## ALU_Top
module ALU_Top #(parameter width = 16 ,
                   Arith_width = width + width ,
                   Logic_width = width,	
                   CMP_width   = width,
                   Shift_width = width)(
input wire [width-1:0] A,
input wire [width-1:0] B,
input wire CLK,
input wire RST,
input wire [3:0] ALU_FUN,
output wire [Arith_width-1:0]  Arith_OUT,
output wire                    Carry_OUT,
output wire                    Arith_Flag,
output wire [Logic_width-1:0]  Logic_OUT,  
output wire                    Logic_Flag,
output wire [CMP_width-1:0]    CMP_OUT,    
output wire                    CMP_Flag,
output wire [Shift_width-1:0]  Shift_OUT,
output wire                    Shift_Flag
);
Size in the first run: ~6,300 cells after synthesis, about 120 I/O pins, ~46,000 um2 of cells after synthesis.
Settings: LEC_CHECK=0, CAP_MARGIN=20, CELL_PAD_IN_SITES_DETAIL_PLACEMENT=1, CELL_PAD_IN_SITES_GLOBAL_PLACEMENT=2, CORE_MARGIN=10, CORE_UTILIZATION=40, CTS_CLUSTER_SIZE=30, GPL_TIMING_DRIVEN=0, SLEW_MARGIN=20; clock period 95.0 ns.
run.sh (not shown) runs the stock make flow with config.mk's settings and CLKGATE_MAP_FILE=.
Rerun with:
==> flow/config.mk (replaced) <==
export PLATFORM = sky130hd
export DESIGN_NAME = ALU_Top
export DESIGN_NICKNAME = ALU_Top
export VERILOG_FILES = /design/flow/design.v
export SDC_FILE = /design/flow/constraint.sdc
export NUM_CORES = 4
export LEC_CHECK = 0
export CAP_MARGIN = 20
export CORE_MARGIN = 2
export CORE_UTILIZATION = 40
export SLEW_MARGIN = 20
==> flow/constraint.sdc (replaced) <==
create_clock -name core_clock -period 92.7 [get_ports {CLK}]
set_input_delay 18.5400 -clock core_clock [delete_from_list [all_inputs] [get_ports {CLK}]]
set_output_delay 18.5400 -clock core_clock [all_outputs]
set_load 0.01 [all_outputs]
After rerunning: Final area grows slightly. Synthesized area does not change. Hold slack got worse by 0.0071 ns. Die area shrinks by a little under a tenth. Via count hardly moves. Non-clock buffer count grows by 236. Setup slack improved by 0.99 ns. Utilization grows by 0.53 points. Synthesized cell count stays the same.
Rerun with:
--- a/flow/config.mk
+++ b/flow/config.mk
@@ -9,3 +9,4 @@
 export CORE_MARGIN = 2
-export CORE_UTILIZATION = 40
+export CORE_UTILIZATION = 58
 export SLEW_MARGIN = 20
+export TNS_END_PERCENT = 5
==> flow/constraint.sdc (replaced) <==
create_clock -name core_clock -period 84.7 [get_ports {CLK}]
set_input_delay 16.9400 -clock core_clock [delete_from_list [all_inputs] [get_ports {CLK}]]
set_output_delay 16.9400 -clock core_clock [all_outputs]
set_load 0.01 [all_outputs]
Outcome: Worst setup slack gets worse by 1.5 ns; clock skew does not change; final area goes up by 5.4%; wire length is lower by 1.3%; worst hold slack loses 0.022 ns; die area shrinks by 31%; utilization went up by 25 points.
Rerun with:
--- a/flow/config.mk
+++ b/flow/config.mk
@@ -11,2 +11 @@
 export SLEW_MARGIN = 20
-export TNS_END_PERCENT = 5
==> flow/constraint.sdc (replaced) <==
create_clock -name core_clock -period 51.6 [get_ports {CLK}]
set_input_delay 10.3200 -clock core_clock [delete_from_list [all_inputs] [get_ports {CLK}]]
set_output_delay 10.3200 -clock core_clock [all_outputs]
set_load 0.01 [all_outputs]
=>
- With this change the flow never finished: it broke off in 5_1_grt
- synthesized area is unchanged
- synthesized cell count is unchanged
- die size is unchanged


## run A
ALU_Top again, from the RTL that the note above started with.
## ALU_Top
module ALU_Top #(parameter width = 16 ,
                   Arith_width = width + width ,
                   Logic_width = width,	
                   CMP_width   = width,
                   Shift_width = width)(
input wire [width-1:0] A,
input wire [width-1:0] B,
input wire CLK,
input wire RST,
input wire [3:0] ALU_FUN,
output wire [Arith_width-1:0]  Arith_OUT,
output wire                    Carry_OUT,
output wire                    Arith_Flag,
output wire [Logic_width-1:0]  Logic_OUT,  
output wire                    Logic_Flag,
output wire [CMP_width-1:0]    CMP_OUT,    
output wire                    CMP_Flag,
output wire [Shift_width-1:0]  Shift_OUT,
output wire                    Shift_Flag
);
export LEC_CHECK = 0
export CAP_MARGIN = 20
export CORE_ASPECT_RATIO = 0.5
export CORE_MARGIN = 2
export CORE_UTILIZATION = 50
export CTS_CLUSTER_DIAMETER = 339
export CTS_CLUSTER_SIZE = 100
export PLACE_DENSITY = 0.81
export SLEW_MARGIN = 20
export TNS_END_PERCENT = 10
create_clock -name core_clock -period 95.0 [get_ports {CLK}]
The final layout from run A, which completed every stage, passed the timing, DRC and antenna checks at the end of the flow.
--- input diff run A..run B ---
- clearing CORE_ASPECT_RATIO, which used to be 0.5
- swapping 2 for 8 in CORE_MARGIN
- putting GPL_TIMING_DRIVEN at 0 where nothing was set
- swapping 50 for 40 in CORE_UTILIZATION
- putting CELL_PAD_IN_SITES_DETAIL_PLACEMENT at 1 where nothing was set
- clearing TNS_END_PERCENT, which used to be 10
- putting CELL_PAD_IN_SITES_GLOBAL_PLACEMENT at 2 where nothing was set
- clearing CTS_CLUSTER_SIZE, which used to be 100
- clearing PLACE_DENSITY, which used to be 0.81
- clearing CTS_CLUSTER_DIAMETER, which used to be 339
Notes after the runs:
Across run A and run B, the outcome is the same: a clean finish for every run. Per the comparison of run B with run A, number of non-filler instances in the completed layout saw an increase, proportion of cell area occupied by multi-input gates fell 1.4 points, number of antenna violations at the first check in global routing now smaller, sequential share of layout area lost 0.17 points, non-clock buffer area fraction after layout picked up an extra 1.5 points. Run A ended up with B[4] as its worst setup path startpoint; run B ended up with B[5]. Looking at worst-path cell with the longest stage delay, the sky130_fd_sc_hd__o31ai_1 result is from run B; the sky130_fd_sc_hd__clkdlybuf4s50_1 one comes from run A.
[inputs] run C vs run B
- CORE_MARGIN now 2, was 8
- GPL_TIMING_DRIVEN no longer set, was 0
- CTS_CLUSTER_DIAMETER now 68, previously not set
- SETUP_SLACK_MARGIN now -1.5, previously not set
- CELL_PAD_IN_SITES_GLOBAL_PLACEMENT no longer set, was 2
- TNS_END_PERCENT now 10, previously not set
- PLACE_DENSITY now 0.81, previously not set
- CELL_PAD_IN_SITES_DETAIL_PLACEMENT no longer set, was 1
- SLEW_MARGIN now 5, was 20
- CORE_ASPECT_RATIO now 0.5, previously not set
- CTS_CLUSTER_SIZE now 23, previously not set
Findings:
Every stage of the flow completed for run C, and the final layout passed the timing, DRC and antenna checks. Relative to run B, number of diodes added for antenna fixing has gone down in run C. Cmp run B and run C / synthesis-to-finish area growth / lower: run C. Run C vs. run B: top achievable clock speed lost 0.58%, final critical delay including setup and external delays picked up an extra 0.54 ns. Going from run B to run C, routed wire length saw a decrease; post-route fraction of the period consumed by the critical path saw an increase; via count saw a decrease; die area saw a decrease. Run C -> run B: number of cells on the worst reg-to-reg path delta 0, exact match.
The following lists how run D was set up differently from run C:
- clearing SETUP_SLACK_MARGIN, which used to be -1.5
- swapping 5 for 20 in SLEW_MARGIN
- swapping 68 for 382 in CTS_CLUSTER_DIAMETER
- clearing TNS_END_PERCENT, which used to be 10
- clearing PLACE_DENSITY, which used to be 0.81
### Flow results
On run D: required time of the worst setup path is 0.04 ns lower than what run C gave. Run D ends up with higher worst hold slack than run C does. Run D against run C: global-route wire length before repair picked up an extra about 7%; critical path depth has increased.
